==> inputs of run a <==
// AHBPERIPH
module AHBPERIPH(
  input  wire        HCLK,
  input  wire        HRESETn,
  input  wire [31:0] HADDR,
  input  wire [1:0]  HTRANS,
  input  wire        HWRITE,
  input  wire [31:0] HWDATA,
  output wire [31:0] HRDATA,
  output wire        HREADY,
  input  wire        RsRx,
  output wire        RsTx,
  input  wire        capture_event,
  output wire        PWM_OUT,
  input  wire [15:0] GPIOIN,
  output wire [15:0] GPIOOUT,
  output wire [6:0]  seg,
  output wire        dp,
  output wire [3:0]  an,
  output wire        uart_irq,
  output wire        timer_irq,
  output wire        gpio_irq
);
clock: 11.6 ns
lec_check: 0
cap_margin: 20
cell_pad_in_sites_detail_placement: 1
core_margin: 4
core_utilization: 21
cts_cluster_diameter: 67
gpl_routability_driven: 1
hold_slack_margin: 0.07
place_density_lb_addon: 0.01
slew_margin: 20
tns_end_percent: 75
run.sh (not shown) runs the stock make flow with config.mk's settings and CLKGATE_MAP_FILE=.
==> run b (differences from run a) <==
Settings changed: CELL_PAD_IN_SITES_DETAIL_PLACEMENT 1 to default, CORE_MARGIN 4 to 2, CORE_UTILIZATION 21 to 70, CTS_CLUSTER_DIAMETER 67 to 359, CTS_CLUSTER_SIZE from default to 13, GPL_ROUTABILITY_DRIVEN 1 to default, HOLD_SLACK_MARGIN 0.07 to default, PLACE_DENSITY from default to 0.6, PLACE_DENSITY_LB_ADDON 0.01 to default, SETUP_SLACK_MARGIN from default to 0.4, TNS_END_PERCENT 75 to default.
==> flow/constraint.sdc (replaced) <==
create_clock -name core_clock -period 4.2 [get_ports {HCLK}]
set_input_delay 0.8400 -clock core_clock [delete_from_list [all_inputs] [get_ports {HCLK}]]
set_output_delay 0.8400 -clock core_clock [all_outputs]
set_load 0.01 [all_outputs]
==> run c (differences from run a) <==
Settings changed: CELL_PAD_IN_SITES_DETAIL_PLACEMENT 1 to default, CORE_MARGIN 4 to 2, CORE_UTILIZATION 21 to 40, CTS_CLUSTER_DIAMETER 67 to default, GPL_ROUTABILITY_DRIVEN 1 to default, HOLD_SLACK_MARGIN 0.07 to default, PLACE_DENSITY from default to 0.6, PLACE_DENSITY_LB_ADDON 0.01 to default, TNS_END_PERCENT 75 to default.
==> flow/constraint.sdc (replaced) <==
create_clock -name core_clock -period 14.7 [get_ports {HCLK}]
set_input_delay 2.9400 -clock core_clock [delete_from_list [all_inputs] [get_ports {HCLK}]]
set_output_delay 2.9400 -clock core_clock [all_outputs]
set_load 0.01 [all_outputs]
==> results <==
| metric | run a | run b | run c |
|---|---|---|---|
| Status | no timing/DRC/antenna violations | no timing/DRC/antenna violations | no timing/DRC/antenna violations |
| Highest-power group | the clock network | registers | registers |
| Worst reg2reg endpoint | uAHBTIMER.value[31] | uAHBUART.uFIFO_RX.array_reg[9][4] | uAHBUART.uFIFO_TX.array_reg[4][6] |
| Placed cell count | 4247 | 2946 | 3317 |
| Worst vdd rail ir drop | 0.112 mV | 0.405 mV | 0.116 mV |
| Fraction of area in multi-input gates | 30.7% | 33.7% | 32.4% |
| Critical Path Source | uAHB7SEGDEC.last_HADDR[2] | uAHBUART.uFIFO_RX.r_ptr_reg[0] | uAHB7SEGDEC.last_HADDR[2] |
| Met2 WL post-DR | 49400 um | 37600 um | 37500 um |
| Final std cell area, no fill | 37300 sq um | 35000 sq um | 35200 sq um |
| Type of the worst min-delay path | register to register | primary input to async pin | register to register |
| Depth of the worst register-to-register path | 9 | 7 | 5 |
| Part of the total power dissipated in sequential elements | 44.2% | 55.7% | 50.1% |
| Number of instances resized during post-cts repair | 0 | 111 | 0 |
| Power density over the cells | 165 nW/um^2 | 384 nW/um^2 | 121 nW/um^2 |
| Worst-path fanout max | 24 | 12 | 24 |
| End-of-flow core utilization | 26.0% | 81.3% | 46.5% |
| Final cycle utilization of the critical path | 62.1% | 96.5% | 56.1% |
| Tot GR Track Use | 14.2% | 35.5% | 20.4% |
| Total Power | 6.14 mW | 13.4 mW | 4.26 mW |
| Clk latency late pin | 0.70 ns | 0.63 ns | 0.62 ns |
| Met1 WL | 52300 um | 30500 um | 35700 um |
| Cell depth of the worst hold path | 1 | - | 1 |
| Core outline area | 144000 sq um | 43000 sq um | 75600 sq um |

* * *

==> ember <==
Starting RTL as in the previous note.
clock: 10.0 ns
lec_check: 0
abc_area: 1
cap_margin: 20
cell_pad_in_sites_detail_placement: 1
core_margin: 9
core_utilization: 27
cts_cluster_diameter: 382
cts_cluster_size: 22
gpl_timing_driven: 1
min_routing_layer: met1
place_density_lb_addon: 0.18
setup_slack_margin: 0.19
slew_margin: 0
tns_end_percent: 30
==> inputs of onyx, as changes to ember <==
==> flow/config.mk (replaced) <==
export PLATFORM = sky130hd
export DESIGN_NAME = AHBPERIPH
export DESIGN_NICKNAME = AHBPERIPH
export VERILOG_FILES = /design/flow/design.v
export SDC_FILE = /design/flow/constraint.sdc
export NUM_CORES = 4
export LEC_CHECK = 0
export ABC_AREA = 1
export CAP_MARGIN = 20
export CORE_MARGIN = 2
export CORE_UTILIZATION = 65
export CTS_CLUSTER_SIZE = 93
export PLACE_DENSITY = 0.36
export SETUP_SLACK_MARGIN = -0.46
export SLEW_MARGIN = 20
export TNS_END_PERCENT = 15
==> flow/constraint.sdc (replaced) <==
create_clock -name core_clock -period 5.81 [get_ports {HCLK}]
set_input_delay 1.1620 -clock core_clock [delete_from_list [all_inputs] [get_ports {HCLK}]]
set_output_delay 1.1620 -clock core_clock [all_outputs]
set_load 0.01 [all_outputs]
==> inputs of willow, as changes to ember <==
==> flow/config.mk (replaced) <==
export PLATFORM = sky130hd
export DESIGN_NAME = AHBPERIPH
export DESIGN_NICKNAME = AHBPERIPH
export VERILOG_FILES = /design/flow/design.v
export SDC_FILE = /design/flow/constraint.sdc
export NUM_CORES = 4
export LEC_CHECK = 0
export CAP_MARGIN = 20
export CORE_MARGIN = 2
export CORE_UTILIZATION = 72
export CTS_CLUSTER_DIAMETER = 359
export CTS_CLUSTER_SIZE = 13
export PLACE_DENSITY_LB_ADDON = 0.27
export SETUP_SLACK_MARGIN = 1.2
export SLEW_MARGIN = 20
export TNS_END_PERCENT = 5
==> flow/constraint.sdc (replaced) <==
create_clock -name core_clock -period 4.08 [get_ports {HCLK}]
set_input_delay 0.8160 -clock core_clock [delete_from_list [all_inputs] [get_ports {HCLK}]]
set_output_delay 0.8160 -clock core_clock [all_outputs]
set_load 0.01 [all_outputs]
==> notes <==
Worst setup slack: onyx < willow < ember. Hold slack, lowest first: willow, onyx, ember. Of onyx and willow, willow has the higher non-clock buffer count (gap 99). The highest sequential share of layout area belongs to willow, the lowest to ember. Register-to-register slack: willow < onyx < ember. Sequential power: ember < onyx < willow. Utilization, highest first: willow, onyx, ember.
Power and IR drop assume default switching activity.
